`flow/design.v`:
```
`default_nettype none
module BobTop (
	clock,
	reset,
	rx,
	runway_override,
	emergency_override,
	tx,
	framing_error,
	runway_active,
	emergency,
	receiving,
	sending
);
	input wire clock;
	input wire reset;
	input wire rx;
	input wire [1:0] runway_override;
	input wire emergency_override;
	output wire tx;
	output wire framing_error;
	output wire [1:0] runway_active;
	output wire emergency;
	output wire receiving;
	output wire sending;
	wire [7:0] uart_rx_data;
	wire [7:0] uart_tx_data;
	wire uart_rx_valid;
	wire uart_tx_ready;
	wire uart_tx_send;
	UartRX #(
		.CLK_HZ(25000000),
		.BAUD_RATE(115200)
	) receiver(
		.clock(clock),
		.reset(reset),
		.rx(rx),
		.data(uart_rx_data),
		.done(uart_rx_valid),
		.framing_error(framing_error),
		.receiving(receiving)
	);
	UartTX #(
		.CLK_HZ(25000000),
		.BAUD_RATE(115200)
	) transmitter(
		.clock(clock),
		.reset(reset),
		.send(uart_tx_send),
		.data(uart_tx_data),
		.tx(tx),
		.ready(uart_tx_ready),
		.sending(sending)
	);
	reg [1:0] ro_temp;
	reg [1:0] ro_sync;
	reg eo_temp;
	reg eo_sync;
	always @(posedge clock) begin
		ro_temp <= runway_override;
		eo_temp <= emergency_override;
		ro_sync <= ro_temp;
		eo_sync <= eo_temp;
	end
	Bob bobby(
		.clock(clock),
		.reset(reset),
		.uart_rx_data(uart_rx_data),
		.uart_rx_valid(uart_rx_valid),
		.uart_tx_data(uart_tx_data),
		.uart_tx_ready(uart_tx_ready),
		.uart_tx_send(uart_tx_send),
		.runway_active(runway_active),
		.runway_override(ro_sync),
		.emergency_out(emergency),
		.emergency_override(eo_sync)
	);
endmodule
module Bob (
	clock,
	reset,
	uart_rx_data,
	uart_rx_valid,
	runway_override,
	emergency_override,
	uart_tx_data,
	uart_tx_ready,
	uart_tx_send,
	runway_active,
	emergency_out
);
	input wire clock;
	input wire reset;
	input wire [7:0] uart_rx_data;
	input wire uart_rx_valid;
	input wire [1:0] runway_override;
	input wire emergency_override;
	output wire [7:0] uart_tx_data;
	input wire uart_tx_ready;
	output wire uart_tx_send;
	output wire [1:0] runway_active;
	output wire emergency_out;
	wire [7:0] uart_request;
	wire uart_rd_request;
	wire uart_empty;
	wire runway_id;
	wire lock;
	wire unlock;
	reg [3:0] cleared_id_to_lock;
	wire sel_takeoff_id_lock;
	wire [9:0] runway;
	wire queue_takeoff_plane;
	wire unqueue_takeoff_plane;
	wire [3:0] cleared_takeoff_id;
	wire takeoff_fifo_full;
	wire takeoff_fifo_empty;
	wire queue_landing_plane;
	wire unqueue_landing_plane;
	wire [3:0] cleared_landing_id;
	wire landing_fifo_full;
	wire landing_fifo_empty;
	wire send_hold;
	wire send_say_ag;
	wire send_divert;
	wire send_divert_landing;
	wire send_valid_id;
	wire send_invalid_id;
	wire [1:0] send_clear;
	reg [7:0] reply_to_send;
	wire send_reply;
	wire queue_reply;
	wire reply_fifo_full;
	wire reply_fifo_empty;
	reg emergency;
	wire set_emergency;
	wire unset_emergency;
	reg [3:0] emergency_id;
	FIFO #(
		.WIDTH(8),
		.DEPTH(4)
	) uart_requests(
		.clock(clock),
		.reset(reset),
		.data_in(uart_rx_data),
		.we(uart_rx_valid),
		.re(uart_rd_request),
		.data_out({uart_request[7-:4], uart_request[3-:3], uart_request[0]}),
		.full(),
		.empty(uart_empty)
	);
	FIFO #(
		.WIDTH(4),
		.DEPTH(8)
	) takeoff_fifo(
		.clock(clock),
		.reset(reset),
		.data_in(uart_request[7-:4]),
		.we(queue_takeoff_plane),
		.re(unqueue_takeoff_plane),
		.data_out(cleared_takeoff_id),
		.full(takeoff_fifo_full),
		.empty(takeoff_fifo_empty)
	);
	FIFO #(
		.WIDTH(4),
		.DEPTH(8)
	) landing_fifo(
		.clock(clock),
		.reset(reset),
		.data_in(uart_request[7-:4]),
		.we(queue_landing_plane),
		.re(unqueue_landing_plane),
		.data_out(cleared_landing_id),
		.full(landing_fifo_full),
		.empty(landing_fifo_empty)
	);
	wire [3:0] new_id;
	reg [3:0] id_in;
	wire sel_diverted_id;
	wire take_id;
	wire release_id;
	wire id_full;
	wire [15:0] all_id;
	always @(*)
		if (sel_diverted_id)
			id_in = cleared_landing_id;
		else
			id_in = uart_request[7-:4];
	AircraftIDManager id_manager(
		.clock(clock),
		.reset(reset),
		.id_in(id_in),
		.release_id(release_id),
		.take_id(take_id),
		.id_out(new_id),
		.all_id(all_id),
		.full(id_full)
	);
	ReadRequestFsm fsm(
		.emergency(emergency_out),
		.clock(clock),
		.reset(reset),
		.uart_empty(uart_empty),
		.uart_request(uart_request),
		.takeoff_fifo_full(takeoff_fifo_full),
		.landing_fifo_full(landing_fifo_full),
		.takeoff_fifo_empty(takeoff_fifo_empty),
		.landing_fifo_empty(landing_fifo_empty),
		.reply_fifo_full(reply_fifo_full),
		.runway_active(runway_active),
		.all_id(all_id),
		.id_full(id_full),
		.emergency_id(emergency_id),
		.runway(runway),
		.uart_rd_request(uart_rd_request),
		.queue_takeoff_plane(queue_takeoff_plane),
		.queue_landing_plane(queue_landing_plane),
		.unqueue_takeoff_plane(unqueue_takeoff_plane),
		.unqueue_landing_plane(unqueue_landing_plane),
		.send_clear(send_clear),
		.send_hold(send_hold),
		.send_say_ag(send_say_ag),
		.send_divert(send_divert),
		.send_divert_landing(send_divert_landing),
		.send_invalid_id(send_invalid_id),
		.send_valid_id(send_valid_id),
		.queue_reply(queue_reply),
		.lock(lock),
		.unlock(unlock),
		.runway_id(runway_id),
		.set_emergency(set_emergency),
		.unset_emergency(unset_emergency),
		.take_id(take_id),
		.release_id(release_id),
		.sel_takeoff_id_lock(sel_takeoff_id_lock),
		.sel_diverted_id(sel_diverted_id)
	);
	always @(posedge clock)
		if (reset)
			reply_to_send <= 0;
		else if (send_clear[0] ^ send_clear[1]) begin
			if (send_clear[0]) begin
				reply_to_send[7-:4] <= cleared_takeoff_id;
				reply_to_send[3-:3] <= 3'b011;
				reply_to_send[0] <= runway_id;
			end
			else if (send_clear[1]) begin
				reply_to_send[7-:4] <= cleared_landing_id;
				reply_to_send[3-:3] <= 3'b011;
				reply_to_send[0] <= runway_id;
			end
		end
		else if (send_hold) begin
			reply_to_send[7-:4] <= uart_request[7-:4];
			reply_to_send[3-:3] <= 3'b100;
			reply_to_send[0] <= 1'b0;
		end
		else if (send_say_ag) begin
			reply_to_send[7-:4] <= uart_request[7-:4];
			reply_to_send[3-:3] <= 3'b101;
			reply_to_send[0] <= 1'b0;
		end
		else if (send_divert) begin
			reply_to_send[7-:4] <= uart_request[7-:4];
			reply_to_send[3-:3] <= 3'b110;
			reply_to_send[0] <= 1'b0;
		end
		else if (send_divert_landing) begin
			reply_to_send[7-:4] <= cleared_landing_id;
			reply_to_send[3-:3] <= 3'b110;
			reply_to_send[0] <= 1'b0;
		end
		else if (send_invalid_id) begin
			reply_to_send[7-:4] <= 4'd0;
			reply_to_send[3-:3] <= 3'b111;
			reply_to_send[0] <= 1'b1;
		end
		else if (send_valid_id) begin
			reply_to_send[7-:4] <= new_id;
			reply_to_send[3-:3] <= 3'b111;
			reply_to_send[0] <= 1'b0;
		end
	FIFO #(
		.WIDTH(8),
		.DEPTH(4)
	) uart_replies(
		.clock(clock),
		.reset(reset),
		.data_in(reply_to_send),
		.we(queue_reply),
		.re(send_reply),
		.data_out(uart_tx_data),
		.full(reply_fifo_full),
		.empty(reply_fifo_empty)
	);
	SendReplyFsm reply_fsm(
		.clock(clock),
		.reset(reset),
		.uart_tx_ready(uart_tx_ready),
		.reply_fifo_empty(reply_fifo_empty),
		.send_reply(send_reply),
		.uart_tx_send(uart_tx_send)
	);
	always @(*)
		if (sel_takeoff_id_lock)
			cleared_id_to_lock = cleared_takeoff_id;
		else
			cleared_id_to_lock = cleared_landing_id;
	RunwayManager runway_manager(
		.clock(clock),
		.reset(reset),
		.plane_id_unlock(uart_request[7-:4]),
		.plane_id_lock(cleared_id_to_lock),
		.runway_id(runway_id),
		.lock(lock),
		.unlock(unlock),
		.runway_active(runway_active),
		.runway_override(runway_override),
		.runway(runway)
	);
	always @(posedge clock)
		if (reset) begin
			emergency_id <= 4'd0;
			emergency <= 1'b0;
		end
		else if (set_emergency) begin
			emergency_id <= uart_request[7-:4];
			emergency <= 1'b1;
		end
		else if (unset_emergency)
			emergency <= 1'b0;
	assign emergency_out = emergency | emergency_override;
endmodule
module ReadRequestFsm (
	clock,
	reset,
	uart_empty,
	uart_request,
	takeoff_fifo_full,
	landing_fifo_full,
	takeoff_fifo_empty,
	landing_fifo_empty,
	reply_fifo_full,
	runway_active,
	emergency,
	all_id,
	id_full,
	emergency_id,
	runway,
	uart_rd_request,
	queue_takeoff_plane,
	queue_landing_plane,
	unqueue_takeoff_plane,
	unqueue_landing_plane,
	send_clear,
	send_hold,
	send_say_ag,
	send_divert,
	send_divert_landing,
	send_invalid_id,
	send_valid_id,
	queue_reply,
	lock,
	unlock,
	runway_id,
	set_emergency,
	unset_emergency,
	take_id,
	release_id,
	sel_takeoff_id_lock,
	sel_diverted_id
);
	input wire clock;
	input wire reset;
	input wire uart_empty;
	input wire [7:0] uart_request;
	input wire takeoff_fifo_full;
	input wire landing_fifo_full;
	input wire takeoff_fifo_empty;
	input wire landing_fifo_empty;
	input wire reply_fifo_full;
	input wire [1:0] runway_active;
	input wire emergency;
	input wire [15:0] all_id;
	input wire id_full;
	input wire [3:0] emergency_id;
	input wire [9:0] runway;
	output reg uart_rd_request;
	output reg queue_takeoff_plane;
	output reg queue_landing_plane;
	output reg unqueue_takeoff_plane;
	output reg unqueue_landing_plane;
	output reg [1:0] send_clear;
	output reg send_hold;
	output reg send_say_ag;
	output reg send_divert;
	output reg send_divert_landing;
	output reg send_invalid_id;
	output reg send_valid_id;
	output reg queue_reply;
	output reg lock;
	output reg unlock;
	output reg runway_id;
	output reg set_emergency;
	output reg unset_emergency;
	output reg take_id;
	output reg release_id;
	output reg sel_takeoff_id_lock;
	output reg sel_diverted_id;
	wire [3:0] plane_id;
	wire [2:0] msg_type;
	wire [1:0] msg_action;
	reg takeoff_first;
	reg reverse_takeoff_first;
	assign plane_id = uart_request[7-:4];
	assign msg_type = uart_request[3-:3];
	assign msg_action = uart_request[0];
	reg [2:0] state;
	reg [2:0] next_state;
	always @(*) begin
		uart_rd_request = 1'b0;
		queue_takeoff_plane = 1'b0;
		queue_landing_plane = 1'b0;
		unqueue_takeoff_plane = 1'b0;
		unqueue_landing_plane = 1'b0;
		send_clear = 2'b00;
		send_hold = 1'b0;
		send_say_ag = 1'b0;
		send_divert = 1'b0;
		send_divert_landing = 1'b0;
		send_invalid_id = 1'b0;
		send_valid_id = 1'b0;
		queue_reply = 1'b0;
		lock = 1'b0;
		unlock = 1'b0;
		runway_id = 1'b0;
		set_emergency = 1'b0;
		unset_emergency = 1'b0;
		take_id = 1'b0;
		release_id = 1'b0;
		sel_takeoff_id_lock = 1'b0;
		sel_diverted_id = 1'b0;
		reverse_takeoff_first = 1'b0;
		next_state = 3'b000;
		case (state)
			3'b000:
				if (uart_empty) begin
					if (emergency) begin
						if (!landing_fifo_empty) begin
							next_state = 3'b110;
							unqueue_landing_plane = 1'b1;
						end
						else
							next_state = 3'b000;
					end
					else if (runway_active != 2'b11) begin
						if (!takeoff_fifo_empty && !landing_fifo_empty) begin
							if (takeoff_first) begin
								next_state = 3'b100;
								unqueue_takeoff_plane = 1'b1;
							end
							else begin
								next_state = 3'b101;
								unqueue_landing_plane = 1'b1;
							end
						end
						else if (!takeoff_fifo_empty) begin
							next_state = 3'b100;
							unqueue_takeoff_plane = 1'b1;
						end
						else if (!landing_fifo_empty) begin
							next_state = 3'b101;
							unqueue_landing_plane = 1'b1;
						end
						else
							next_state = 3'b000;
					end
					else
						next_state = 3'b000;
				end
				else begin
					next_state = 3'b001;
					uart_rd_request = 1'b1;
				end
			3'b001:
				if (msg_type == 3'b000) begin
					if (all_id[plane_id]) begin
						next_state = 3'b010;
						if (msg_action == 1'b0) begin
							if (takeoff_fifo_full) begin
								send_divert = 1'b1;
								release_id = 1'b1;
							end
							else begin
								queue_takeoff_plane = 1'b1;
								send_hold = 1'b1;
							end
						end
						else if (msg_action == 1'b1) begin
							if (landing_fifo_full || emergency) begin
								send_divert = 1'b1;
								release_id = 1'b1;
							end
							else begin
								queue_landing_plane = 1'b1;
								send_hold = 1'b1;
							end
						end
					end
					else
						next_state = 3'b011;
				end
				else if (msg_type == 3'b001) begin
					if (all_id[plane_id]) begin
						next_state = 3'b011;
						if (!msg_action) begin
							if ((runway[4-:4] == plane_id) && runway[0])
								release_id = 1'b1;
							unlock = 1'b1;
							runway_id = 1'b0;
						end
						else if (msg_action) begin
							if ((runway[9-:4] == plane_id) && runway[5])
								release_id = 1'b1;
							unlock = 1'b1;
							runway_id = 1'b1;
						end
					end
					else
						next_state = 3'b011;
				end
				else if (msg_type == 3'b010) begin
					if (msg_action == 1'b1) begin
						if (!landing_fifo_empty) begin
							next_state = 3'b110;
							unqueue_landing_plane = 1'b1;
						end
						else
							next_state = 3'b000;
						set_emergency = 1'b1;
					end
					else if (msg_action == 1'b0) begin
						next_state = 3'b011;
						if (emergency_id == plane_id)
							unset_emergency = 1'b1;
						release_id = 1'b1;
					end
				end
				else if (msg_type == 3'b111) begin
					next_state = 3'b010;
					if (id_full)
						send_invalid_id = 1'b1;
					else begin
						send_valid_id = 1'b1;
						take_id = 1'b1;
					end
				end
				else begin
					next_state = 3'b010;
					send_say_ag = 1'b1;
				end
			3'b010:
				if (reply_fifo_full)
					next_state = 3'b010;
				else begin
					next_state = 3'b011;
					queue_reply = 1'b1;
				end
			3'b011:
				if (emergency) begin
					if (!landing_fifo_empty) begin
						next_state = 3'b110;
						unqueue_landing_plane = 1'b1;
					end
					else
						next_state = 3'b000;
				end
				else if (runway_active != 2'b11) begin
					if (!takeoff_fifo_empty && !landing_fifo_empty) begin
						if (takeoff_first) begin
							next_state = 3'b100;
							unqueue_takeoff_plane = 1'b1;
							reverse_takeoff_first = 1'b1;
						end
						else begin
							next_state = 3'b101;
							unqueue_landing_plane = 1'b1;
							reverse_takeoff_first = 1'b1;
						end
					end
					else if (!takeoff_fifo_empty) begin
						next_state = 3'b100;
						unqueue_takeoff_plane = 1'b1;
					end
					else if (!landing_fifo_empty) begin
						next_state = 3'b101;
						unqueue_landing_plane = 1'b1;
					end
					else
						next_state = 3'b000;
				end
				else
					next_state = 3'b000;
			3'b100: begin
				next_state = 3'b111;
				sel_takeoff_id_lock = 1'b1;
				if (!runway_active[0]) begin
					runway_id = 1'b0;
					lock = 1'b1;
					send_clear = 2'b01;
				end
				else if (!runway_active[1]) begin
					runway_id = 1'b1;
					lock = 1'b1;
					send_clear = 2'b01;
				end
			end
			3'b101: begin
				next_state = 3'b111;
				if (!runway_active[0]) begin
					runway_id = 1'b0;
					lock = 1'b1;
					send_clear = 2'b10;
				end
				else if (!runway_active[1]) begin
					runway_id = 1'b1;
					lock = 1'b1;
					send_clear = 2'b10;
				end
			end
			3'b110: begin
				next_state = 3'b111;
				send_divert_landing = 1'b1;
				sel_diverted_id = 1'b1;
				release_id = 1'b1;
			end
			3'b111: begin
				next_state = 3'b000;
				queue_reply = 1'b1;
			end
			default: next_state = 3'b000;
		endcase
	end
	always @(posedge clock)
		if (reset)
			state <= 3'b000;
		else
			state <= next_state;
	always @(posedge clock)
		if (reset)
			takeoff_first <= 1'b0;
		else if (reverse_takeoff_first)
			takeoff_first <= ~takeoff_first;
endmodule
module SendReplyFsm (
	clock,
	reset,
	uart_tx_ready,
	reply_fifo_empty,
	send_reply,
	uart_tx_send
);
	input wire clock;
	input wire reset;
	input wire uart_tx_ready;
	input wire reply_fifo_empty;
	output reg send_reply;
	output reg uart_tx_send;
	reg state;
	reg next_state;
	always @(*) begin
		send_reply = 1'b0;
		uart_tx_send = 1'b0;
		case (state)
			1'd0:
				if (reply_fifo_empty || !uart_tx_ready)
					next_state = 1'd0;
				else begin
					next_state = 1'd1;
					send_reply = 1'b1;
				end
			1'd1: begin
				next_state = 1'd0;
				uart_tx_send = 1'b1;
			end
			default: next_state = 1'd0;
		endcase
	end
	always @(posedge clock)
		if (reset)
			state <= 1'd0;
		else
			state <= next_state;
endmodule
module FIFO (
	clock,
	reset,
	data_in,
	we,
	re,
	data_out,
	full,
	empty
);
	parameter signed [31:0] WIDTH = 8;
	parameter signed [31:0] DEPTH = 4;
	input wire clock;
	input wire reset;
	input wire [WIDTH - 1:0] data_in;
	input wire we;
	input wire re;
	output reg [WIDTH - 1:0] data_out;
	output wire full;
	output wire empty;
	reg [(DEPTH * WIDTH) - 1:0] queue;
	reg [$clog2(DEPTH):0] count;
	reg [$clog2(DEPTH) - 1:0] put_ptr;
	reg [$clog2(DEPTH) - 1:0] get_ptr;
	assign empty = count == 0;
	assign full = count == DEPTH;
	always @(posedge clock)
		if (reset) begin
			count <= 0;
			get_ptr <= 0;
			put_ptr <= 0;
			data_out <= 0;
		end
		else if ((re && !empty) && we) begin
			data_out <= queue[get_ptr * WIDTH+:WIDTH];
			get_ptr <= get_ptr + 1;
			queue[put_ptr * WIDTH+:WIDTH] <= data_in;
			put_ptr <= put_ptr + 1;
		end
		else if (re && !empty) begin
			data_out <= queue[get_ptr * WIDTH+:WIDTH];
			get_ptr <= get_ptr + 1;
			count <= count - 1;
		end
		else if (we && !full) begin
			queue[put_ptr * WIDTH+:WIDTH] <= data_in;
			put_ptr <= put_ptr + 1;
			count <= count + 1;
		end
endmodule
module RunwayManager (
	clock,
	reset,
	plane_id_unlock,
	plane_id_lock,
	runway_id,
	lock,
	unlock,
	runway_override,
	runway_active,
	runway
);
	input wire clock;
	input wire reset;
	input wire [3:0] plane_id_unlock;
	input wire [3:0] plane_id_lock;
	input wire runway_id;
	input wire lock;
	input wire unlock;
	input wire [1:0] runway_override;
	output wire [1:0] runway_active;
	output reg [9:0] runway;
	assign runway_active[0] = runway[0] | runway_override[0];
	assign runway_active[1] = runway[5] | runway_override[1];
	always @(posedge clock)
		if (reset)
			runway <= 1'sb0;
		else if (lock && !unlock) begin
			if (runway_id) begin
				runway[9-:4] <= plane_id_lock;
				runway[5] <= 1'b1;
			end
			else begin
				runway[4-:4] <= plane_id_lock;
				runway[0] <= 1'b1;
			end
		end
		else if (!lock && unlock) begin
			if (runway_id) begin
				if (plane_id_unlock == runway[9-:4])
					runway[5] <= 1'b0;
			end
			else if (plane_id_unlock == runway[4-:4])
				runway[0] <= 1'b0;
		end
endmodule
module AircraftIDManager (
	clock,
	reset,
	id_in,
	release_id,
	take_id,
	id_out,
	all_id,
	full
);
	input wire clock;
	input wire reset;
	input wire [3:0] id_in;
	input wire release_id;
	input wire take_id;
	output wire [3:0] id_out;
	output wire [15:0] all_id;
	output wire full;
	reg [15:0] taken_id;
	reg [3:0] id_avail;
	assign all_id = taken_id;
	assign id_out = id_avail;
	assign full = taken_id == 16'hffff;
	always @(*) begin
		id_avail = 4'd0;
		case (1'b0)
			taken_id[0]: id_avail = 4'd0;
			taken_id[1]: id_avail = 4'd1;
			taken_id[2]: id_avail = 4'd2;
			taken_id[3]: id_avail = 4'd3;
			taken_id[4]: id_avail = 4'd4;
			taken_id[5]: id_avail = 4'd5;
			taken_id[6]: id_avail = 4'd6;
			taken_id[7]: id_avail = 4'd7;
			taken_id[8]: id_avail = 4'd8;
			taken_id[9]: id_avail = 4'd9;
			taken_id[10]: id_avail = 4'd10;
			taken_id[11]: id_avail = 4'd11;
			taken_id[12]: id_avail = 4'd12;
			taken_id[13]: id_avail = 4'd13;
			taken_id[14]: id_avail = 4'd14;
			taken_id[15]: id_avail = 4'd15;
			default: id_avail = 4'd0;
		endcase
	end
	always @(posedge clock)
		if (reset)
			taken_id <= 1'sb0;
		else if (release_id)
			taken_id[id_in] <= 1'b0;
		else if (take_id && !full)
			taken_id[id_avail] <= 1'b1;
endmodule
`default_nettype none
module UartRX (
	clock,
	reset,
	rx,
	data,
	done,
	framing_error,
	receiving
);
	parameter signed [31:0] CLK_HZ = 25000000;
	parameter signed [31:0] BAUD_RATE = 115200;
	input wire clock;
	input wire reset;
	input wire rx;
	output reg [7:0] data;
	output wire done;
	output wire framing_error;
	output wire receiving;
	wire start;
	wire tick;
	BaudRateGenerator #(
		.CLK_HZ(CLK_HZ),
		.BAUD_RATE(BAUD_RATE)
	) conductor(
		.clock(clock),
		.reset(reset),
		.start_rx(start),
		.start_tx(1'b0),
		.tick(tick)
	);
	wire collect_data;
	wire en_data_counter;
	wire clear_data_counter;
	reg [3:0] data_counter;
	wire done_data;
	always @(posedge clock)
		if (reset)
			data <= 1'sb0;
		else if (collect_data && tick) begin
			data <= data >> 1;
			data[7] <= rx;
		end
	assign done_data = data_counter == 4'd8;
	always @(posedge clock)
		if (reset || clear_data_counter)
			data_counter <= 1'sb0;
		else if (en_data_counter && tick)
			data_counter <= data_counter + 1'b1;
	UartRXFsm fsm(
		.clock(clock),
		.reset(reset),
		.tick(tick),
		.rx(rx),
		.done_data(done_data),
		.start(start),
		.collect_data(collect_data),
		.en_data_counter(en_data_counter),
		.clear_data_counter(clear_data_counter),
		.framing_error(framing_error),
		.done(done),
		.receiving(receiving)
	);
endmodule
module UartRXFsm (
	clock,
	reset,
	tick,
	rx,
	done_data,
	start,
	collect_data,
	en_data_counter,
	clear_data_counter,
	framing_error,
	done,
	receiving
);
	input wire clock;
	input wire reset;
	input wire tick;
	input wire rx;
	input wire done_data;
	output reg start;
	output reg collect_data;
	output reg en_data_counter;
	output reg clear_data_counter;
	output reg framing_error;
	output reg done;
	output reg receiving;
	reg [1:0] state;
	reg [1:0] next_state;
	always @(*) begin
		start = 1'b0;
		collect_data = 1'b0;
		en_data_counter = 1'b0;
		clear_data_counter = 1'b0;
		framing_error = 1'b0;
		done = 1'b0;
		receiving = 1'b0;
		next_state = 2'd0;
		case (state)
			2'd0:
				if (!rx) begin
					next_state = 2'd1;
					start = 1'b1;
				end
				else
					next_state = 2'd0;
			2'd1:
				if (tick && rx)
					next_state = 2'd0;
				else if (tick && !rx)
					next_state = 2'd2;
				else
					next_state = 2'd1;
			2'd2: begin
				if (tick && !done_data) begin
					next_state = 2'd2;
					collect_data = 1'b1;
					en_data_counter = 1'b1;
				end
				else if (tick && done_data) begin
					if (!rx) begin
						next_state = 2'd3;
						framing_error = 1'b1;
					end
					else begin
						next_state = 2'd0;
						clear_data_counter = 1'b1;
						done = 1'b1;
					end
				end
				else
					next_state = 2'd2;
				receiving = 1'b1;
			end
			2'd3: begin
				if (tick && rx) begin
					next_state = 2'd0;
					clear_data_counter = 1'b1;
				end
				else if (tick && !rx)
					next_state = 2'd3;
				framing_error = 1'b1;
			end
			default: next_state = 2'd0;
		endcase
	end
	always @(posedge clock)
		if (reset)
			state <= 2'd0;
		else
			state <= next_state;
endmodule
`default_nettype none
module UartTX (
	clock,
	reset,
	send,
	data,
	tx,
	ready,
	sending
);
	parameter signed [31:0] CLK_HZ = 25000000;
	parameter signed [31:0] BAUD_RATE = 115200;
	input wire clock;
	input wire reset;
	input wire send;
	input wire [7:0] data;
	output reg tx;
	output wire ready;
	output wire sending;
	wire start;
	wire tick;
	BaudRateGenerator #(
		.CLK_HZ(CLK_HZ),
		.BAUD_RATE(BAUD_RATE)
	) conductor(
		.clock(clock),
		.reset(reset),
		.start_rx(1'b0),
		.start_tx(start),
		.tick(tick)
	);
	wire en_data_counter;
	reg [3:0] data_counter;
	wire done_data;
	wire clear_data_counter;
	assign done_data = data_counter == 4'd8;
	always @(posedge clock)
		if (reset || clear_data_counter)
			data_counter <= 1'sb0;
		else if (en_data_counter && tick)
			data_counter <= data_counter + 1;
	reg [7:0] saved_data;
	reg data_bit;
	wire send_data;
	always @(posedge clock)
		if (reset)
			saved_data <= 1'sb0;
		else if (start)
			saved_data <= data;
		else if (send_data && tick)
			saved_data <= saved_data >> 1;
	always @(posedge clock)
		if (reset || start)
			data_bit <= 1'b0;
		else if (send_data && tick)
			data_bit <= saved_data[0];
	wire send_start_bit;
	wire send_stop_bit;
	always @(posedge clock)
		if (reset)
			tx <= 1'b1;
		else if (send_start_bit)
			tx <= 1'b0;
		else if (send_data)
			tx <= data_bit;
		else if (send_stop_bit)
			tx <= 1'b1;
		else
			tx <= 1'b1;
	UartTXFsm fsm(
		.clock(clock),
		.reset(reset),
		.send(send),
		.tick(tick),
		.done_data(done_data),
		.start(start),
		.send_start_bit(send_start_bit),
		.send_data(send_data),
		.send_stop_bit(send_stop_bit),
		.en_data_counter(en_data_counter),
		.clear_data_counter(clear_data_counter),
		.ready(ready),
		.sending(sending)
	);
endmodule
module UartTXFsm (
	clock,
	reset,
	send,
	tick,
	done_data,
	start,
	send_start_bit,
	send_data,
	send_stop_bit,
	en_data_counter,
	clear_data_counter,
	ready,
	sending
);
	input wire clock;
	input wire reset;
	input wire send;
	input wire tick;
	input wire done_data;
	output reg start;
	output reg send_start_bit;
	output reg send_data;
	output reg send_stop_bit;
	output reg en_data_counter;
	output reg clear_data_counter;
	output reg ready;
	output reg sending;
	reg [1:0] state;
	reg [1:0] next_state;
	always @(*) begin
		start = 1'b0;
		send_start_bit = 1'b0;
		send_data = 1'b0;
		send_stop_bit = 1'b0;
		en_data_counter = 1'b0;
		clear_data_counter = 1'b0;
		ready = 1'b0;
		sending = 1'b0;
		next_state = 2'd0;
		case (state)
			2'd0:
				if (send) begin
					next_state = 2'd1;
					start = 1'b1;
					send_start_bit = 1'b1;
				end
				else begin
					next_state = 2'd0;
					ready = 1'b1;
				end
			2'd1: begin
				if (tick) begin
					next_state = 2'd2;
					send_data = 1'b1;
					en_data_counter = 1'b1;
				end
				else begin
					next_state = 2'd1;
					send_start_bit = 1'b1;
				end
				sending = 1'b1;
			end
			2'd2: begin
				if (tick && done_data) begin
					next_state = 2'd3;
					send_stop_bit = 1'b1;
					clear_data_counter = 1'b1;
				end
				else begin
					next_state = 2'd2;
					send_data = 1'b1;
					en_data_counter = 1'b1;
				end
				sending = 1'b1;
			end
			2'd3: begin
				if (tick) begin
					next_state = 2'd0;
					ready = 1'b1;
				end
				else begin
					next_state = 2'd3;
					send_stop_bit = 1'b1;
				end
				sending = 1'b1;
			end
			default: next_state = 2'd0;
		endcase
	end
	always @(posedge clock)
		if (reset)
			state <= 2'd0;
		else
			state <= next_state;
endmodule
`default_nettype none
module BaudRateGenerator (
	clock,
	reset,
	start_rx,
	start_tx,
	tick
);
	parameter signed [31:0] CLK_HZ = 25000000;
	parameter signed [31:0] BAUD_RATE = 115200;
	input wire clock;
	input wire reset;
	input wire start_rx;
	input wire start_tx;
	output wire tick;
	parameter signed [31:0] DIVISOR = CLK_HZ / BAUD_RATE;
	reg [$clog2(DIVISOR) + 1:0] clockCount;
	assign tick = clockCount == DIVISOR;
	always @(posedge clock)
		if (reset | tick)
			clockCount <= 1'sb0;
		else if (start_rx)
			clockCount <= DIVISOR / 2;
		else if (start_tx)
			clockCount <= 1'sb0;
		else
			clockCount <= clockCount + 1'b1;
endmodule
```
`flow/run.sh`:
```
#!/bin/bash
# the make line also repeats each setting of config.mk as NAME=value (left out here)
make -C /OpenROAD-flow-scripts/flow DESIGN_CONFIG=/design/flow/config.mk WORK_HOME=/design/flow/orfs CLKGATE_MAP_FILE= finish
```
`flow/config.mk`:
```
export PLATFORM = sky130hd
export DESIGN_NAME = BobTop
export DESIGN_NICKNAME = BobTop
export VERILOG_FILES = /design/flow/design.v
export SDC_FILE = /design/flow/constraint.sdc
export NUM_CORES = 4
export LEC_CHECK = 0
export CAP_MARGIN = 20
export CORE_MARGIN = 2
export CORE_UTILIZATION = 67
export SLEW_MARGIN = 20
```
`flow/constraint.sdc`:
```
create_clock -name core_clock -period 20.2 [get_ports {clock}]
set_input_delay 4.0400 -clock core_clock [delete_from_list [all_inputs] [get_ports {clock}]]
set_output_delay 4.0400 -clock core_clock [all_outputs]
set_load 0.01 [all_outputs]
```
==> run notes, run 1 <==
Implementation run completed; key figures follow.

GRT:
- For this run the aggregate overflow at the end of global routing stands at 0.
- The via count of the first global-routing pass is roughly 11k.
- The run puts the overall track demand over capacity in global routing at approximately 28%.
- Entering global routing, the biggest net connects roughly 87 pins.
- The run gives the initial antenna violation count as 0.
- The first global-routing pass estimated about 54000 um of wire.

Setup path:
- The run gives the cell count along the critical path as 4.
- In this run the critical register-to-register path is launched from bobby.uart_requests.data_out[4].
- The run gives the number of buffer and inverter instances along the worst setup path as 2.
- For this run, the slowest stage of the critical path takes around 0.55 ns.
- STA puts the critical path data required time at ~16 ns.
- On the critical path the largest part of the delay comes from buffers and inverters.
- Among all stages on the critical path, the largest delay is contributed by clkdlybuf4s50_1.
- STA classifies the critical path endpoint as an output pin.
- The run gives the arrival time of the worst setup path as 5.70 ns.
- The run gives the top fanout value on the critical path as 9.
- The worst setup path is launched from an input pin.
- The most critical setup path has its endpoint at framing_error.
- The run gives the most frequent cell on the critical path as clkdlybuf4s50_1.
- The run gives the endpoint of the worst-slack reg-to-reg timing path as bobby.runway_manager.runway[0].
- The run gives the critical path startpoint as rx.
- The run puts the worst reg-to-reg setup slack at approximately 16 ns.
- The run gives the classification of the worst setup path as input pin to output pin.
- The run gives the path depth of the worst reg2reg path as 9.
- For reference, the critical path cell chain is clkdlybuf4s50_1 > nor4_1 > a21o_1 > clkdlybuf4s50_1.

Synth:
- Yosys shows that the main logic family after synthesis is simple AND/OR/NAND/NOR gates.
- The main area contributors are edfxtp_1 26%, dfxtp_1 22%, mux4_2 5.1%, mux2i_1 4.2%, nor2_1 3.8%.
- The run gives the async set-or-reset flop fraction in the synthesized netlist as 0%.
- The synthesized instance count is 1480.
- For this run, the number of Yosys warnings is 13.
- After synthesis, the largest area contributor takes up between 20% and 30% of total cell area.
- By count the netlist is led by 167 x dfxtp_1, 153 x nor2_1, 138 x nand2_1, 128 x edfxtp_1, 116 x inv_1.
- In this run, the synthesized area fraction spent on xor and xnor cells is recorded as under 10%.
- The run gives the dominant synthesized flop cell as dfxtp_1.
- The run gives the flip-flop and latch count after synthesis as a little under 300.
- The run gives the net count entering floorplan as about 1.5k.
- The run gives the number of enable-type register cells in the synthesized netlist as about 130.
- The synthesized netlist devotes between 3 and 4% of its cell area to adder and majority cells.
- The synthesized netlist devotes 13.3% of its cell area to compound gates.
- The run gives the multiplexer area fraction after synthesis as 10.2%.
- The run puts the share of synthesized cell area in and, or, nand and nor gates at between 10% and 20%.
- The run gives the distinct cell type count of the synthesized netlist as about 69.
- Of the synthesized area, sequential elements account for around 48%.
- Sorting the synthesis cell report by count puts at the top dfxtp_1.
- The area recorded from the Yosys report for this design is around 15000 um^2.
- The run puts the synthesized area per cell at 10.1 um^2.
- The run gives the number of cells in the yosys synthesis report as around 1.5k.
- The run gives the cell area after synthesis as between 10000 and 15000 um^2.
- Per the synthesis report, the dominant area consumer among library cells is edfxtp_1.

Pwr:
- The run gives the sequential fraction of design power as about two fifths.
- The run gives the power of the combinational group as approximately 0.62 mW.
- The run gives the sequential power as between 0.8 and 0.9 mW.
- The clock network accounts for roughly 28% of the total power.
- The run puts the power density over cell area at between 100 and 150 nW/um^2.
- Per report_power, the Clock row totals 0.555 mW.
- The internal portion of the total power is between 1 and 1.5 mW.
- The run puts the combinational share of power at 31.2%.
- The run puts the leakage power figure at between 6 and 7 nW.
- The completed layout was analyzed and its total power is 1.98 mW.
- The run gives the reported net switching power as just under 0.7 mW.
- The run gives the switching part of the total as between 30% and 40%.
- The run puts the largest vdd supply drop at 80.0 uV.
- The run gives the heaviest power group as sequential cells.

Timing:
- The run gives the max-slew violation count as 0.
- The run puts the final setup violation count at 0.
- Setup repair after global routing left no endpoint under its margin.
- The highest clock rate this design can be run at is approximately 0.10 GHz.
- The run gives the number of hold violations in the final report as 0.
- The run puts the remaining max-slew budget at the tightest pin at 22.5%.
- The run puts the post-route clock period utilization at between 40% and 50%.
- The run gives the post-layout minimum cycle time as between 9 and 10 ns.
- The run puts the transition time at the pin with the least slew margin at 1.16 ns.
- The run gives the setup skew after layout as between 0.01 and 0.015 ns.
- For the final routed database, the setup TNS stands at 0 ns.

CTS:
- The run puts the buffer count from post-CTS setup fixing at 0.
- CTS added clock buffers totalling 31.
- The run puts the clock input transition at the sequential cells of the worst setup and hold paths at ~0.060 ns.
- The run gives the TritonCTS clock tree as built.
- The cell sitting at the root of the clock tree is a clkbuf_16.
- Looking at the clock tree report, the H-tree level count equals 1.
- The run puts the latest clock arrival within the worst-skew pair at 0.56 ns.
- The run puts the number of buffers inserted by hold repair at cts at 0.
- The run puts the quantity of gates resized following cts at 0.
- The run puts the buffer depth of the longest clock path at 3.
- The run puts the clock sink count at ~300.

Placement:
- Buffers placed on the I/O ports in this run total 12.
- The run gives the estimated wirelength of the detail-placed design as 22400 um.
- The run gives the global placement routability congestion as a little under 0.9.

Die:
- The run gives the die height as ~150 um.
- Pin placement for this block handled 13 I/O pins.
- The region available for standard cell placement spans between 20000 and 25000 um^2.
- At the floorplan stage, the core utilization is reported as around two thirds.
- The run gives the die width as roughly 150 um.
- The overall die size recorded for this design is around 24000 um^2.
- Row generation in the floorplan step produced 54 rows.

Routing:
- The run gives the post-detailed-route DRC marker count as 0.
- The run gives the via total after detailed routing as around 11k.
- The run gives the vias per cell as 6.20.
- The run puts the antenna diode instance count at 0.
- The run gives the count of nets left with antenna violations after detail routing as 0.
- The run gives the violation count after the first detailed-routing iteration as between 900 and 1k.
- In the post-route report, total wirelength is listed as between 30000 and 40000 um.
- The run gives the final routed wire length divided by cell count as ~18 um.
- The first detailed-routing pass ran for 5 iterations.

Cells and area:
- Per the run report, area growth between synthesis and finish was 9.03%.
- The run gives the final layout net count as roughly 1.5k.

Job:
- The run puts the number of logged tool warnings at about 48.
- The run puts the tally of max-capacitance violations at 0.

Min path:
- For the worst min-delay path, the startpoint reported by OpenROAD is ro_temp[1].
- The run gives the capture endpoint of the worst hold path as ro_sync[1].
- Counting instances, the worst hold path has a depth of 0.
- The run gives the worst min-delay path class as register to register.

Outcome:
- The flow ran to the end and the layout has no timing, DRC or antenna violations.
metal layers:
layer | routed length, um | global-route usage [%]
met5 | 0 | 0
met4 | 799 | 8.91
met3 | 1530 | 3.86
met2 | 15800 | 46.1
met1 | 14600 | 38.0
stage by stage:
step | area (um^2) | setup WS (ns) | instances | utilization (%) | hold slack (ns)
floorplan | 14900 | 11.44 | 1480 | - | 0.310
global placement | 15300 | 10.48 | 1720 | 69.7 | 0.315
detailed placement | 15300 | 10.46 | 1720 | 69.7 | 0.312
CTS | 16300 | 10.46 | 1778 | 74.4 | 0.327
global route | 16300 | 10.38 | 1778 | 74.4 | 0.350
finish | 16300 | 10.46 | 1778 | 74.4 | 0.328
final cells by class:
type / instances / area [um^2]
flip-flops and latches: 295 / 7190
inverters: 117 / 439
clock buffers: 49 / 935
repair buffers: 25 / 215
multi-input cells: 1003 / 7090
well taps: 280 / 350
clock inverters: 9 / 77.6
fillers: 1528 / 5600
==> run 2, diff against run 1 <==
Settings changed: CAP_MARGIN 20 to 30, CELL_PAD_IN_SITES_DETAIL_PLACEMENT from default to 2, CORE_MARGIN 2 to 4, CORE_UTILIZATION 67 to 28, GPL_TIMING_DRIVEN from default to 0, HOLD_SLACK_MARGIN from default to 0.01, MAX_ROUTING_LAYER from default to met4, SLEW_MARGIN 20 to 40.
Clock period 20.2 ns to 17.5 ns, I/O delays scaled along.
==> run notes, run 2 <==
Implementation run completed; key figures follow.

Timing:
- Setup repair after global routing left no endpoint under its margin.
- The run gives the post-route clock period utilization as 47.9% (-0.32 points).
- The number of hold violations in the final report is 0 (unchanged).
- The run gives the remaining max-slew budget at the tightest pin as 38.3% (+16 points).
- The worst path needs 8.39 ns of the cycle, external delays included.
- The run puts the final setup violation count at 0 (unchanged).
- The run gives the max-slew violation count as 0 (unchanged).
- The run puts the setup total negative slack at 0 ns (unchanged).
- The run gives the transition time at the pin with the least slew margin as 0.925 ns (-0.235 ns).
- The setup skew after layout was 0.0147 ns (+0.00202 ns).
- The run puts the peak clock frequency supported by timing at roughly 0.12 GHz.

GRT:
- The initial antenna violation count is 0 (unchanged).
- The largest net degree at the start of global routing is 33 (-62%).
- The run gives the overall track demand over capacity in global routing as 18.6% (-9.2 points).
- The run gives the wire length of the first global-routing pass as 81800 um (+51%).
- The run gives the residual overflow from global routing as 0 (unchanged).
- The run gives the via count of the first global-routing pass as 13.7k (+28%).

Pwr:
- The run gives the largest vdd supply drop as 58.6 uV (-27%).
- The run gives the heaviest power group as sequential cells.
- The sequential fraction of design power came to 35.9% (-4.8 points).
- The switching part of the total is 38.5% (+3.5 points).
- The run puts the power density over cell area at 146 nW/um^2 (+20%).
- The run gives the share of total power in the clock network as 29.0% (+0.9 points).
- The run puts the sequential power at 0.902 mW (+12%).
- The run gives the total power consumption of the routed design as 2.51 mW (+27%).
- The run puts the power of the combinational group at 0.883 mW (+43%).
- The run puts the reported net switching power at 0.967 mW (+40%).
- The run gives the leakage power figure as 6.26 nW (+2.5%).
- The run gives the cell internal power dissipation as 1.55 mW (+20%).
- The power in the clock group is 0.730 mW (+32%).
- The run puts the combinational share of power at 35.1% (+3.9 points).

Routing:
- The run gives the final routed wire length divided by cell count as 23.4 um (+28%).
- The run gives the vias per cell as 5.43 (-12%).
- The run puts the count of nets left with antenna violations after detail routing at 0 (unchanged).
- The total iterations of the first detailed-routing run was 5 (unchanged).
- The violation count after the first detailed-routing iteration came to 872 (-6.9%).
- The post-detailed-route DRC marker count is 0 (unchanged).
- The post-detailed-routing wire length was 52700 um (+61%).
- The via total after detailed routing came to 12.2k (+11%).

Synth:
- The run gives the number of cells in the yosys synthesis report as 1480 (unchanged).
- The run gives the portion of synthesized cell area occupied by the leading cell type as 25.7% (unchanged).
- The run puts the cell area after synthesis at 14900 um^2 (unchanged).
- The share of the synthesized netlist area taken by xor and xnor gates was 3.99% (unchanged).
- The run gives the main logic family after synthesis as simple AND/OR/NAND/NOR gates.
- The post-synthesis share of cell area spent on full adders, half adders and majority gates came to 3.97% (unchanged).
- The run puts the Yosys chip area at 14900 um^2 (unchanged).
- The run puts the fraction of the yosys area taken by sequential cells at 48.1% (unchanged).
- The run gives the number of instances in the synthesized netlist as 1480 (unchanged).
- For reference, the top cells by area after synthesis are edfxtp_1 26%, dfxtp_1 22%, mux4_2 5.1%, mux2i_1 4.2%, nor2_1 3.8%.
- The run puts the area fraction in compound gates at 13.3% (unchanged).
- Sorting the synthesis cell report by count puts at the top dfxtp_1.
- The number of enable-type register cells in the synthesized netlist is 128 (unchanged).
- The run gives the share of synthesized cell area in and, or, nand and nor gates as 15.8% (unchanged).
- The commonest cells after synthesis are 167 x dfxtp_1, 153 x nor2_1, 138 x nand2_1, 128 x edfxtp_1, 116 x inv_1.
- The flip-flop and latch count after synthesis came to 295 (unchanged).
- The run puts the count of synthesis-stage warnings from yosys at 13 (unchanged).
- The synthesized area per cell is 10.1 um^2 (unchanged).
- The run gives the net count entering floorplan as 1531 (unchanged).
- The run puts the distinct cell type count of the synthesized netlist at 69 (unchanged).
- The run gives the cell type with the largest total area as edfxtp_1.
- The run gives the multiplexer area fraction after synthesis as 10.2% (unchanged).
- The async set-or-reset flop fraction in the synthesized netlist is 0% (unchanged).
- For this run, the leading register cell type out of synthesis is dfxtp_1.

Cells and area:
- The run puts the post-route standard cell area excluding fillers at 17200 um^2 (+5.7%).
- The area of the multi-input gates came to 7130 um^2 (+0.58%).
- The tally of filler cells in the layout is 5651 (+270%).
- The count of placed standard cells in the final layout, fillers left out is 2248 (+26%).
- The run gives the core occupancy in the finished layout as 32.7% (-42 points).
- The run gives the sequential cell area in the final layout as 7190 um^2 (unchanged).
- The run puts the signed area change from the synthesized netlist to the final layout at 15.2%.
- The run gives the final layout net count as 1584 (+3.9%).

Min path:
- The min-delay analysis places its worst path in the category register to register.
- The run gives the hold path depth as 0 (unchanged).
- For hold timing, the worst endpoint is ro_sync[0].
- For the worst min-delay path, the startpoint reported by OpenROAD is ro_temp[0].

Die:
- The die height came to 239 um (+56%).
- The run gives the initial core utilization as 28.4% (-40 points).
- The run gives the I/O pin count as 13 (unchanged).
- The die outline area came to 57100 um^2 (+140%).
- The run gives the number of cell rows as 84 (+56%).
- The die width is 239 um (+56%).
- The run puts the area of the core at 52700 um^2 (+140%).

Setup path:
- The worst setup path is launched from an input pin.
- The run gives the classification of the worst setup path as input pin to output pin.
- STA lists the startpoint of the worst register-to-register path as transmitter.conductor.clockCount[2].
- The run gives the top fanout value on the critical path as 9 (unchanged).
- The run gives the critical-path cell with the highest stage delay as clkdlybuf4s50_1.
- The run gives the kind of cell with the highest combined delay on the critical path as buffers and inverters.
- The worst reg-to-reg setup slack came to 13.49 ns (-2.90 ns).
- The run gives the arrival time of the worst setup path as 4.89 ns (-0.81 ns).
- The run gives the endpoint of the worst-slack reg-to-reg timing path as bobby.uart_replies.count[2].
- The signal on the critical path passes through clkbuf_1 > nor4_1 > a21o_1 > clkdlybuf4s50_1.
- The number of buffer and inverter instances along the worst setup path came to 2 (unchanged).
- For reference, the critical path is captured by framing_error.
- The launch point of the critical path was reported as rx.
- The required arrival time at the worst endpoint is 14.00 ns (-2.16 ns).
- The run puts the path depth of the worst reg2reg path at 9 (unchanged).
- The largest stage delay on the critical path came to 0.53 ns (-0.02 ns).
- The cell count along the critical path is 4 (unchanged).
- STA classifies the critical path endpoint as an output pin.

CTS:
- The run gives the depth of the CTS H-tree as 2 (+1).
- The run puts the clock sink count at 295 (unchanged).
- The run puts the quantity of gates resized following cts at 0 (unchanged).
- The clock input transition at the sequential cells of the worst setup and hold paths came to 0.06 ns (about the same).
- The run puts the buffer count from post-CTS setup fixing at 0 (unchanged).
- The run gives the number of buffers created by CTS as 35 (+13%).
- TritonCTS built the clock tree.
- The run gives the library cell used as clock root buffer as clkbuf_16.
- The run puts the latest clock arrival within the worst-skew pair at 0.55 ns (about the same).
- The run puts the buffer depth of the longest clock path at 3 (unchanged).
- The run gives the number of buffers inserted by hold repair at cts as 0 (unchanged).

Placement:
- The instance area at placement came to 16100 um^2 (+5.3%).
- The number of placed instances, taps included came to 2184 (+27%).
- The run gives the total of buffers placed on input and output ports as 11 (-1).
- The run gives the global placement routability congestion as 0.919 (+3.7%).
- The run puts the estimated wirelength of the detail-placed design at 35800 um (+59%).

Job:
- The run gives the tally of max-capacitance violations as 0 (unchanged).
- The number of logged tool warnings was 46 (-4.2%).

Outcome:
- The flow ran to the end and the layout has no timing, DRC or antenna violations.
## run 2: area by class of cell
cell class                 instances  share of cell area [%]
antenna                            1                  0.0145
buffer                            65                    1.62
clock buffer                      49                    5.93
clock inverter                    14                   0.596
inverter                         117                    2.55
multi-input combinational       1003                    41.4
sequential                       295                    41.7
tap                              688                    5.00
timing repair buffer              16                    1.13
## run 2: layer usage
| metal | global-route usage (%) | wire [um] | up-vias | part of all wire (%) |
|---|---|---|---|---|
| met5 | - | 0 | - | 0 |
| met4 | 8.76 | 2250 | 0 | 4.3 |
| met3 | 2.93 | 2220 | 154 | 4.2 |
| met2 | 32.4 | 26900 | 340 | 51 |
| met1 | 20.9 | 21300 | 6260 | 41 |
| li1 | - | - | 5446 | - |
## run 2: through the flow
| stage | hold slack, ns | worst slack [ns] |
|---|---|---|
| final | 0.329 | 9.11 |
| after CTS | 0.334 | 9.10 |
| after floorplan | 0.310 | 9.82 |
| after detailed placement | 0.315 | 9.12 |
| after global placement | 0.318 | 8.35 |
| after global routing | 0.345 | 8.95 |
==> run 3, diff against run 2 <==
Settings changed: ABC_AREA from default to 1, CAP_MARGIN 30 to 20, CELL_PAD_IN_SITES_DETAIL_PLACEMENT 2 to default, CORE_MARGIN 4 to 2, CORE_UTILIZATION 28 to 71, CTS_CLUSTER_SIZE from default to 43, GPL_TIMING_DRIVEN 0 to default, HOLD_SLACK_MARGIN 0.01 to default, MAX_ROUTING_LAYER met4 to default, PLACE_DENSITY_LB_ADDON from default to 0.27, SLEW_MARGIN 40 to 20.
Clock period 17.5 ns to 13.8 ns, I/O delays scaled along.
==> run notes, run 3 <==
Implementation run completed; key figures follow.

Pwr:
- The combinational share of power was 19.7% (-15 points).
- The cell internal power dissipation was 1.67 mW (+8.2%).
- The sequential fraction of design power was 44.5% (+8.6 points).
- The run puts the largest vdd supply drop at 130 uV (+120%).
- Looking at the group totals, the largest power group turns out to be sequential cells.
- The run gives the sequential power as 1.08 mW (+20%).
- The reported net switching power came to 0.752 mW (-22%).
- The power in the clock group came to 0.871 mW (+19%).
- The run puts the power density over cell area at 147 nW/um^2 (+0.53%).
- The leakage power figure was 6.20 nW (-1.0%).
- The switching part of the total came to 31.0% (-7.5 points).
- The run puts the power of the combinational group at 0.477 mW (-46%).
- The share of total power in the clock network is 35.9% (+6.9 points).

Synth:
- The commonest cells after synthesis are 287 x o21ai_0, 274 x inv_1, 247 x nand2_1, 167 x dfxtp_1, 151 x nor2_1.
- The run gives the cell type with the largest total area as edfxtp_1.
- The run gives the share of synthesized cell area in and, or, nand and nor gates as 16.8% (+1.1 points).
- The run puts the post-synthesis share of cell area spent on full adders, half adders and majority gates at 3.90% (-0.071 points).
- The run gives the number of enable-type register cells in the synthesized netlist as 128 (unchanged).
- The run gives the portion of synthesized cell area occupied by the leading cell type as 25.3% (-0.46 points).
- The run gives the synthesized area per cell as 8.02 um^2 (-21%).
- The flip-flop and latch count after synthesis was 295 (unchanged).
- The distinct cell type count of the synthesized netlist came to 51 (-26%).
- The multiplexer area fraction after synthesis is 0.0658% (-10 points).
- For reference, the top cells by area after synthesis are edfxtp_1 25%, dfxtp_1 22%, o21ai_0 9.4%, inv_1 6.8%, nand2_1 6.1%.
- The run puts the number of instances in the synthesized netlist at 1897 (+28%).
- For reference, the top logic cell family by area is AND-OR/OR-AND gates.
- The number of cells in the yosys synthesis report was 1897 (+28%).
- The Yosys chip area came to 15200 um^2 (+1.8%).
- The most common cell in the synthesized netlist is o21ai_0.
- The run puts the area fraction in compound gates at 21.3% (+8.1 points).
- The run gives the async set-or-reset flop fraction in the synthesized netlist as 0% (unchanged).
- The run gives the share of the synthesized netlist area taken by xor and xnor gates as 1.51% (-2.5 points).
- The run puts the net count entering floorplan at 1948 (+27%).
- The fraction of the yosys area taken by sequential cells came to 47.2% (-0.85 points).
- The run gives the dominant synthesized flop cell as dfxtp_1.
- The run gives the cell area after synthesis as 15200 um^2 (+1.8%).
- The count of synthesis-stage warnings from yosys is 13 (unchanged).

CTS:
- The run gives the clock input transition at the sequential cells of the worst setup and hold paths as 0.06 ns (about the same).
- The run gives the TritonCTS clock tree as built.
- The buffer depth of the longest clock path was 3 (unchanged).
- The tree is rooted in a clkbuf_16.
- The quantity of gates resized following cts is 0 (unchanged).
- The run gives the number of buffers inserted by hold repair at cts as 0 (unchanged).
- The run puts the depth of the CTS H-tree at 1 (-1).
- The run gives the buffer count from post-CTS setup fixing as 0 (unchanged).
- The run gives the latest clock arrival within the worst-skew pair as 0.57 ns (+0.02 ns).
- The run puts the clock sink count at 295 (unchanged).
- The run gives the number of buffers created by CTS as 31 (-11%).

Timing:
- The setup total negative slack was 0 ns (unchanged).
- The run puts the peak clock frequency supported by timing at between 0.1 and 0.15 GHz.
- The run puts the post-layout minimum cycle time at 6.84 ns.
- The run gives the final setup violation count as 0 (unchanged).
- The run puts the post-route clock period utilization at 49.6% (+1.6 points).
- Setup repair after global routing left no endpoint under its margin.
- The setup skew after layout was 0.0145 ns (-0.000225 ns).
- The run gives the transition time at the pin with the least slew margin as 0.856 ns (-0.0688 ns).
- The run puts the remaining max-slew budget at the tightest pin at 42.9% (+4.6 points).
- The run gives the max-slew violation count as 0 (unchanged).
- The run gives the number of hold violations in the final report as 0 (unchanged).

Routing:
- The post-detailed-route DRC marker count is 0 (unchanged).
- The run puts the antenna diode instance count at 0 (-1).
- The run puts the violation count after the first detailed-routing iteration at 1559 (+79%).
- The run gives the final routed wire length divided by cell count as 17.6 um (-25%).
- The post-detailed-routing wire length was 38400 um (-27%).
- The run puts the vias per cell at 6.28 (+16%).
- The run puts the count of nets left with antenna violations after detail routing at 0 (unchanged).
- The run gives the total iterations of the first detailed-routing run as 6 (+1).
- The run puts the via total after detailed routing at 13.7k (+12%).

GRT:
- The run gives the met2 usage in global routing as 55.5% (+23 points).
- The routing usage on met3 came to 4.58% (+1.6 points).
- The wire length of the first global-routing pass came to 62300 um (-24%).
- The run puts the via count of the first global-routing pass at 12.9k (-6.0%).
- The run gives the most used routing layer in global routing as met2.
- The overall track demand over capacity in global routing was 34.0% (+15 points).
- The run gives the residual overflow from global routing as 0 (unchanged).
- The run gives the global routing met1 resource utilization as 46.5% (+26 points).
- The largest net degree at the start of global routing came to 87 (+160%).
- The run gives the initial antenna violation count as 0 (unchanged).

Setup path:
- The run puts the worst reg-to-reg setup slack at 10.32 ns (-3.17 ns).
- The worst setup path is captured at an output pin.
- Counting stages on the worst path, the most repeated cell is clkdlybuf4s50_1.
- Looking at the setup timing report, the critical path kind is input pin to output pin.
- The run gives the number of buffer and inverter instances along the worst setup path as 2 (unchanged).
- The run puts the required arrival time at the worst endpoint at 11.04 ns (-2.96 ns).
- The kind of cell with the highest combined delay along the critical path is buffers and inverters.
- The run puts the largest stage delay on the critical path at 0.56 ns (+0.03 ns).
- The launch point of the critical path was reported as rx.
- The run gives the critical-path cell with the highest stage delay as clkdlybuf4s50_1.
- The path depth of the worst reg2reg path is 14 (+5).
- The run puts the top fanout value on the critical path at 7 (-2).
- The most critical setup path has its endpoint at framing_error.
- STA classifies the critical path startpoint as an input pin.
- The run gives the cell count along the critical path as 3 (-1).
- STA lists the startpoint of the worst register-to-register path as bobby.landing_fifo.count[1].
- The worst register-to-register path ends at bobby.takeoff_fifo.count[3].
- The run puts the arrival time of the worst setup path at 4.08 ns (-0.81 ns).
- The cell sequence reported for the critical path is clkdlybuf4s50_1 > o21ai_0 > clkdlybuf4s50_1.

Die:
- The run puts the die outline area at 22600 um^2 (-60%).
- The I/O pin count is 13 (unchanged).
- The run gives the initial core utilization as 72.4% (+44 points).
- The run gives the die height as 150 um (-37%).
- The run puts the number of cell rows at 53 (-37%).
- The run puts the area of the core at 21000 um^2 (-60%).
- The run gives the die width as 150 um (-37%).

Cells and area:
- The post-route standard cell area excluding fillers came to 16500 um^2 (-4.0%).
- The run puts the final layout net count at 1934 (+22%).
- The run gives the signed area change from the synthesized netlist to the final layout as 8.64%.

Min path:
- The run puts the hold path depth at 0 (unchanged).
- The run gives the capture endpoint of the worst hold path as ro_sync[1].
- According to the hold report, the worst path is of the register to register type.
- The run gives the launch instance of the worst min-delay path as ro_temp[1].

Placement:
- The run puts the global placement routability congestion at 0.922 (+0.25%).
- The total of buffers placed on input and output ports is 12 (+1).
- The estimated wirelength of the detail-placed design came to 25600 um (-28%).
- The run gives the instance area at placement as 15500 um^2 (-3.7%).

Job:
- The tally of max-capacitance violations came to 0 (unchanged).
- The run gives the number of logged tool warnings as 46 (unchanged).

Outcome:
- The run finished with no timing, DRC or antenna violations.
==> run 3: layout make-up <==
class	instances	area, um^2
Inverter	291	1100
Sequential cell	295	7190
Clock buffer	40	841
Fill cell	1435	4490
Timing Repair Buffer	22	195
Multi-Input combinational cell	1242	6650
Clock inverter	18	215
Tap cell	275	344
==> run 3: per-layer routing <==
layer / up-vias / part of all wire (%) / wire [um]
met2: 703 / 47 / 18000
met1: 6403 / 41 / 15700
met3: 109 / 8.9 / 3420
li1: 6493 / - / -
met4: 0 / 3.1 / 1190
met5: - / 0 / 0
==> run 3: per-stage QoR <==
stage	std cells	utilization, %	power [mW]	worst slack [ns]	hold WS, ns
4_1_cts	2183	78.6	2.42	6.98	0.326
3_5_place_dp	2125	73.6	1.56	6.97	0.312
2_1_floorplan	1897	-	1.43	8.00	0.310
6_report	2183	78.6	2.43	6.96	0.326
3_3_place_gp	2125	73.6	1.53	7.02	0.310
5_1_grt	2183	78.6	2.53	6.89	0.334
==> run 4, diff against run 3 <==
Settings changed: ABC_AREA 1 to default, CELL_PAD_IN_SITES_DETAIL_PLACEMENT from default to 2, CORE_UTILIZATION 71 to 40, CTS_CLUSTER_SIZE 43 to default, HOLD_SLACK_MARGIN from default to 0.01, MAX_ROUTING_LAYER from default to met4, PLACE_DENSITY_LB_ADDON 0.27 to default.
Clock period 13.8 ns to 17.5 ns, I/O delays scaled along.
==> run notes, run 4 <==
Implementation run completed; key figures follow.

Cells and area:
- Compared with the post-synthesis result, the final layout area differs by 12.0%.
- The run gives the final layout net count as 1529 (-21%).
- The core occupancy in the finished layout is 45.6% (-33 points).

GRT:
- The run gives the overall track demand over capacity in global routing as 30.4% (-3.5 points).
- The largest net degree at the start of global routing came to 81 (-6.9%).
- The run gives the initial antenna violation count as 0 (unchanged).
- The run puts the wire length of the first global-routing pass at 88600 um (+42%).
- The via count of the first global-routing pass was 14.2k (+9.9%).
- The run puts the residual overflow from global routing at 0 (unchanged).

Pwr:
- The sequential fraction of design power came to 36.3% (-8.2 points).
- The share of total power in the clock network is 30.2% (-5.7 points).
- The run puts the cell internal power dissipation at 1.57 mW (-6.4%).
- The run puts the switching part of the total at 39.8% (+8.8 points).
- The power in the clock group came to 0.787 mW (-9.6%).
- The run puts the combinational share of power at 33.5% (+14 points).
- The largest vdd supply drop was 58.0 uV (-56%).
- The run puts the power density over cell area at 156 nW/um^2 (+6.0%).
- The run puts the leakage power figure at 6.20 nW (about the same).
- The power of the combinational group is 0.874 mW (+83%).
- The run gives the sequential power as 0.945 mW (-10%).
- The run puts the reported net switching power at 1.04 mW (+38%).
- The largest share of the power goes to sequential cells.

Routing:
- The run gives the violation count after the first detailed-routing iteration as 999 (-36%).
- The run puts the final routed wire length divided by cell count at 28.6 um (+63%).
- The via total after detailed routing came to 12.4k (-9.6%).
- The post-detailed-routing wire length came to 56400 um (+47%).
- The post-detailed-route DRC marker count is 0 (unchanged).
- The vias per cell is 6.28 (about the same).
- The total iterations of the first detailed-routing run is 8 (+2).
- The run gives the antenna diode instance count as 0 (unchanged).
- The count of nets left with antenna violations after detail routing was 0 (unchanged).

Setup path:
- The run gives the kind of launch point of the worst setup path as an input pin.
- The run puts the worst reg-to-reg setup slack at 13.31 ns (+2.99 ns).
- The run gives the required arrival time at the worst endpoint as 14.00 ns (+2.96 ns).
- The number of buffer and inverter instances along the worst setup path came to 2 (unchanged).
- The worst setup path is captured at an output pin.
- Tracing the worst setup path back leads to its startpoint at rx.
- The arrival time of the worst setup path came to 5.38 ns (+1.30 ns).
- The worst setup path is of the input pin to output pin kind.
- The run gives the destination of the critical timing path as framing_error.
- STA lists the endpoint of the worst register-to-register path as bobby.uart_requests.count[2].
- The run gives the top fanout value on the critical path as 9 (+2).
- The run gives the cell count along the critical path as 4 (+1).
- The critical path's slowest stage uses the library cell nor4_1.
- The path depth of the worst reg2reg path came to 9 (-5).
- The run gives the most frequent cell on the critical path as clkdlybuf4s50_1.
- For reference, the critical path cell chain is clkdlybuf4s50_1 > nor4_1 > a21o_1 > clkdlybuf4s50_1.
- The run puts the largest stage delay on the critical path at 0.57 ns (about the same).
- The cell family contributing the most delay on the critical path is buffers and inverters.
- Looking at the reg2reg group, the worst path starts from bobby.fsm.state[4].

Synth:
- The run gives the distinct cell type count of the synthesized netlist as 69 (+35%).
- The run puts the share of synthesized cell area in and, or, nand and nor gates at 15.8% (-1.1 points).
- Among all cell types in the netlist, the one instantiated most often is dfxtp_1.
- The run gives the share of the synthesized netlist area taken by xor and xnor gates as 3.99% (+2.5 points).
- The run puts the net count entering floorplan at 1531 (-21%).
- The run gives the async set-or-reset flop fraction in the synthesized netlist as 0% (unchanged).
- The commonest register cell is dfxtp_1.
- The run puts the flip-flop and latch count after synthesis at 295 (unchanged).
- The run gives the synthesized area per cell as 10.1 um^2 (+26%).
- The run puts the number of enable-type register cells in the synthesized netlist at 128 (unchanged).
- The run gives the multiplexer area fraction after synthesis as 10.2% (+10 points).
- Among the non-sequential cells, simple AND/OR/NAND/NOR gates take the most area.
- The run puts the cell area after synthesis at 14900 um^2 (-1.8%).
- The area fraction in compound gates came to 13.3% (-8.1 points).
- The number of cells in the yosys synthesis report was 1480 (-22%).
- The run gives the count of synthesis-stage warnings from yosys as 13 (unchanged).
- The Yosys chip area is 14900 um^2 (-1.8%).
- The biggest area contributor in the post-synthesis netlist is edfxtp_1.
- The post-synthesis share of cell area spent on full adders, half adders and majority gates was 3.97% (+0.071 points).
- The run gives the portion of synthesized cell area occupied by the leading cell type as 25.7% (+0.46 points).
- The run gives the number of instances in the synthesized netlist as 1480 (-22%).
- Counting instances in the post-synthesis netlist gives the leading cell types as 167 x dfxtp_1, 153 x nor2_1, 138 x nand2_1, 128 x edfxtp_1, 116 x inv_1.
- The run puts the fraction of the yosys area taken by sequential cells at 48.1% (+0.85 points).
- The main area contributors are edfxtp_1 26%, dfxtp_1 22%, mux4_2 5.1%, mux2i_1 4.2%, nor2_1 3.8%.

CTS:
- The buffer depth of the longest clock path came to 3 (unchanged).
- The run gives the TritonCTS clock tree as built.
- The run puts the clock sink count at 295 (unchanged).
- The run gives the depth of the CTS H-tree as 2 (+1).
- The run gives the library cell used as clock root buffer as clkbuf_16.
- The latest clock arrival within the worst-skew pair was 0.55 ns (-0.02 ns).
- The run gives the quantity of gates resized following cts as 0 (unchanged).
- The run puts the number of buffers created by CTS at 36 (+16%).
- The number of buffers inserted by hold repair at cts came to 0 (unchanged).
- The run gives the clock input transition at the sequential cells of the worst setup and hold paths as 0.06 ns (about the same).
- The buffer count from post-CTS setup fixing was 0 (unchanged).

Die:
- The area of the core was 36700 um^2 (+75%).
- The I/O pin count was 13 (unchanged).
- The run gives the number of cell rows as 70 (+32%).
- The initial core utilization came to 40.7% (-32 points).
- The run gives the die width as 197 um (+31%).
- The run puts the die outline area at 38900 um^2 (+72%).
- The run gives the die height as 197 um (+31%).

Timing:
- The final timing report derives a shortest allowable period of between 8 and 9 ns.
- The run gives the transition time at the pin with the least slew margin as 1.13 ns (+0.270 ns).
- The setup total negative slack is 0 ns (unchanged).
- For this run, the top clock speed supported by timing is between 0.1 and 0.15 GHz.
- The setup skew after layout came to 0.0279 ns (+0.0135 ns).
- The run puts the final setup violation count at 0 (unchanged).
- Setup repair after global routing left no endpoint under its margin.
- The run gives the post-route clock period utilization as 50.7% (+1.2 points).
- The run puts the number of hold violations in the final report at 0 (unchanged).
- The run gives the remaining max-slew budget at the tightest pin as 24.3% (-19 points).
- The run gives the max-slew violation count as 0 (unchanged).

Placement:
- The run gives the total of buffers placed on input and output ports as 12 (unchanged).
- The run puts the estimated wirelength of the detail-placed design at 33100 um (+29%).
- The run puts the global placement routability congestion at 0.859 (-6.8%).

Job:
- The number of logged tool warnings came to 46 (unchanged).
- The tally of max-capacitance violations is 0 (unchanged).

Min path:
- STA lists the startpoint of the worst hold path as ro_temp[1].
- In the hold report, the worst path ends at ro_sync[1].
- The hold path depth was 0 (unchanged).
- The path class of the tightest hold or removal check is register to register.

Outcome:
- The run finished with no timing, DRC or antenna violations.
-- run 4: layer usage --
layer  vias up  global-route usage [%]  part of all wire [%]
li1       5330                       -                     -
met1      6394                    34.8                    39
met2       467                    52.9                    52
met3       199                    4.37                   4.6
met4         0                    13.9                   4.4
met5         -                       -                     0
-- run 4: cell type report --
| class | instances | area [um^2] |
|---|---|---|
| clock inverters | 14 | 138 |
| flip-flops and latches | 295 | 7190 |
| repair buffers | 25 | 215 |
| inverters | 117 | 439 |
| well taps | 468 | 586 |
| multi-input cells | 1003 | 7110 |
| clock buffers | 51 | 1070 |
| fillers | 3705 | 20000 |
-- run 4: stage by stage --
step | std cells | total power, mW | hold WS, ns | cell area, um^2 | worst slack (ns)
3_5_place_dp | 1908 | 1.74 | 0.315 | 15500 | 8.85
3_3_place_gp | 1908 | 1.64 | 0.315 | 15500 | 8.85
2_1_floorplan | 1480 | 1.46 | 0.310 | 14900 | 9.82
4_1_cts | 1973 | 2.59 | 0.327 | 16700 | 8.67
5_1_grt | 1973 | 2.70 | 0.332 | 16700 | 8.59
6_report | 1973 | 2.61 | 0.324 | 16700 | 8.62
Power and IR drop assume default switching activity.
